Setup of ember:
## fm_lpr_fir
module fm_lpr_fir (
    input  logic        clock,
    input  logic        reset,
    input  logic [31:0] x_in,
    output logic        x_rd_en,
    input  logic        x_empty,
    output logic [31:0] y_out,
    input  logic        y_out_full,
    output logic        y_wr_en
);
clock: 7.48 ns
lec_check: 0
cap_margin: 40
core_margin: 2
core_utilization: 72
cts_cluster_size: 13
setup_slack_margin: 0.95
slew_margin: 20
run.sh (not shown) runs the stock make flow with config.mk's settings and CLKGATE_MAP_FILE=.
The flow for ember finished, though final verification flagged negative setup slack.
Edits applied to the flow inputs when going from ember to indigo:
# ember
export LEC_CHECK = 0
export CAP_MARGIN = 40
export CORE_MARGIN = 2
export CORE_UTILIZATION = 72
export CTS_CLUSTER_SIZE = 13
export SETUP_SLACK_MARGIN = 0.95
export SLEW_MARGIN = 20
create_clock -name core_clock -period 7.48 [get_ports {clock}]
# indigo
export LEC_CHECK = 0
export CAP_MARGIN = 15
export CORE_MARGIN = 2
export CORE_UTILIZATION = 72
export CTS_CLUSTER_DIAMETER = 336
export CTS_CLUSTER_SIZE = 10
export SETUP_SLACK_MARGIN = 1.03
export SLEW_MARGIN = 20
create_clock -name core_clock -period 6.3 [get_ports {clock}]
Findings:
Each of ember and indigo falls short of a clean finish. The flow for indigo finished, though final verification flagged negative setup slack. From the logs: ember reached the end of the flow and failed the layout checks with negative setup slack. ember → indigo: final setup violation count higher, wire length of the first global-routing pass lower, final cell count higher, post-route cell area higher, multiplexer share of the synthesized area roughly the same. Summary of indigo over ember: normalized max-slew margin grew by 1.7 points.
For raven, these inputs were changed with respect to indigo:
# indigo
export LEC_CHECK = 0
export CAP_MARGIN = 15
export CORE_MARGIN = 2
export CORE_UTILIZATION = 72
export CTS_CLUSTER_DIAMETER = 336
export CTS_CLUSTER_SIZE = 10
export SETUP_SLACK_MARGIN = 1.03
export SLEW_MARGIN = 20
create_clock -name core_clock -period 6.3 [get_ports {clock}]
# raven
export LEC_CHECK = 0
export CAP_MARGIN = 35
export CORE_MARGIN = 2
export CORE_UTILIZATION = 72
export CTS_CLUSTER_DIAMETER = 133
export HOLD_SLACK_MARGIN = -0.04
export MAX_ROUTING_LAYER = met4
export SETUP_SLACK_MARGIN = -0.53
export SLEW_MARGIN = 20
create_clock -name core_clock -period 7.08 [get_ports {clock}]
Findings:
- From the logs: raven reached the end of the flow and failed the layout checks with negative setup slack.
- Looking at setup slack across indigo and raven, the one that comes out higher is raven.
- When raven is measured against indigo, its area growth from synthesis to layout turns out 3.5 points lower.
- Wire length ended up 5.5% lower on raven than on indigo.
- Re global-route wire length before repair: indigo was lower than raven.
- Relative to indigo, the minimum clock period after layout of raven is lower by 0.11 ns.
Here is what was changed in the inputs of maple compared with raven.
# raven
export LEC_CHECK = 0
export CAP_MARGIN = 35
export CORE_MARGIN = 2
export CORE_UTILIZATION = 72
export CTS_CLUSTER_DIAMETER = 133
export HOLD_SLACK_MARGIN = -0.04
export MAX_ROUTING_LAYER = met4
export SETUP_SLACK_MARGIN = -0.53
export SLEW_MARGIN = 20
create_clock -name core_clock -period 7.08 [get_ports {clock}]
# maple
export LEC_CHECK = 0
export CAP_MARGIN = 20
export CORE_MARGIN = 2
export CORE_UTILIZATION = 72
export SETUP_SLACK_MARGIN = 0.91
export SLEW_MARGIN = 20
create_clock -name core_clock -period 7.63 [get_ports {clock}]
[summary]
What the final checks of raven revealed, after a flow that finished every stage, was a layout that fails on negative setup slack.
The layout from maple, despite a flow that completed every stage, fails the layout checks, with the failing checks listed as negative setup slack.
Diff raven -> maple: final hold slack went up; critical path depth went down; weighted congestion reported at the end of routability-driven placement went down; vias after detailed routing went up.
Relative to raven, the total negative slack of maple is higher by 27.96 ns.
maple ended with less area after detailed placement than raven.
Met1 usage in global routing (maple over raven): decrease, 1.2 points
### maple -> tundra
# maple
export LEC_CHECK = 0
export CAP_MARGIN = 20
export CORE_MARGIN = 2
export CORE_UTILIZATION = 72
export SETUP_SLACK_MARGIN = 0.91
export SLEW_MARGIN = 20
create_clock -name core_clock -period 7.63 [get_ports {clock}]
# tundra
export LEC_CHECK = 0
export CAP_MARGIN = 20
export CELL_PAD_IN_SITES_DETAIL_PLACEMENT = 1
export CORE_MARGIN = 2
export CORE_UTILIZATION = 40
export GPL_ROUTABILITY_DRIVEN = 0
export SETUP_SLACK_MARGIN = 0.18
export SLEW_MARGIN = 20
create_clock -name core_clock -period 12.0 [get_ports {clock}]
--- outcome ---
tundra closes out successfully: all stages finished, all timing, DRC and antenna checks passed.
Diff maple -> tundra: critical path depth shows a reduction of about 13%; total length of routed wires shows a reduction of 2700 um; die footprint shows an increase of about 80%; met3 routing resource usage after global routing shows a reduction of 5.9 points.
The setup slack of tundra is larger than that of maple.
Compared with maple, in tundra sequential share of layout area went up 1.7 points, hold slack has decreased.
Detailed-routing iteration count for the pre-antenna-repair pass in tundra is 5 lower than in maple
> inputs changed (tundra -> cedar)
# tundra
export LEC_CHECK = 0
export CAP_MARGIN = 20
export CELL_PAD_IN_SITES_DETAIL_PLACEMENT = 1
export CORE_MARGIN = 2
export CORE_UTILIZATION = 40
export GPL_ROUTABILITY_DRIVEN = 0
export SETUP_SLACK_MARGIN = 0.18
export SLEW_MARGIN = 20
create_clock -name core_clock -period 12.0 [get_ports {clock}]
# cedar
export LEC_CHECK = 0
export CAP_MARGIN = 20
export CELL_PAD_IN_SITES_DETAIL_PLACEMENT = 2
export CELL_PAD_IN_SITES_GLOBAL_PLACEMENT = 2
export CORE_ASPECT_RATIO = 1.69
export CORE_MARGIN = 10
export CORE_UTILIZATION = 71
export CTS_CLUSTER_DIAMETER = 167
export GPL_ROUTABILITY_DRIVEN = 1
export GPL_TIMING_DRIVEN = 0
export MAX_ROUTING_LAYER = met4
export MIN_ROUTING_LAYER = met2
export PLACE_DENSITY = 0.37
export SETUP_SLACK_MARGIN = 0.18
export SLEW_MARGIN = 35
create_clock -name core_clock -period 12.0 [get_ports {clock}]
Notes after the runs:
cedar: floorplan utilization higher than tundra. The chip area estimate from yosys synthesis was comparable across tundra and cedar. When cedar is set beside tundra, its floorplan core area turns out to be about 44% smaller. Between cedar and tundra, the share of the synthesized netlist area taken by xor and xnor gates figures differ only marginally. cedar did not make it past global placement without I/O (3_1_place_gp_skip_io), where a tool error ended it. cedar -> tundra: flop and latch count out of synthesis delta 0, exact match. X dimension of the die | cedar below tundra. Vertical extent of the die: cedar > tundra. Between cedar and tundra, it is cedar whose count of standard-cell rows is lower, by 5. Re number of synthesized flops with an enable pin: no difference whatsoever between tundra and cedar. On chip footprint, cedar does better than tundra. Diff cedar..tundra | post-synthesis area per instance | unchanged.
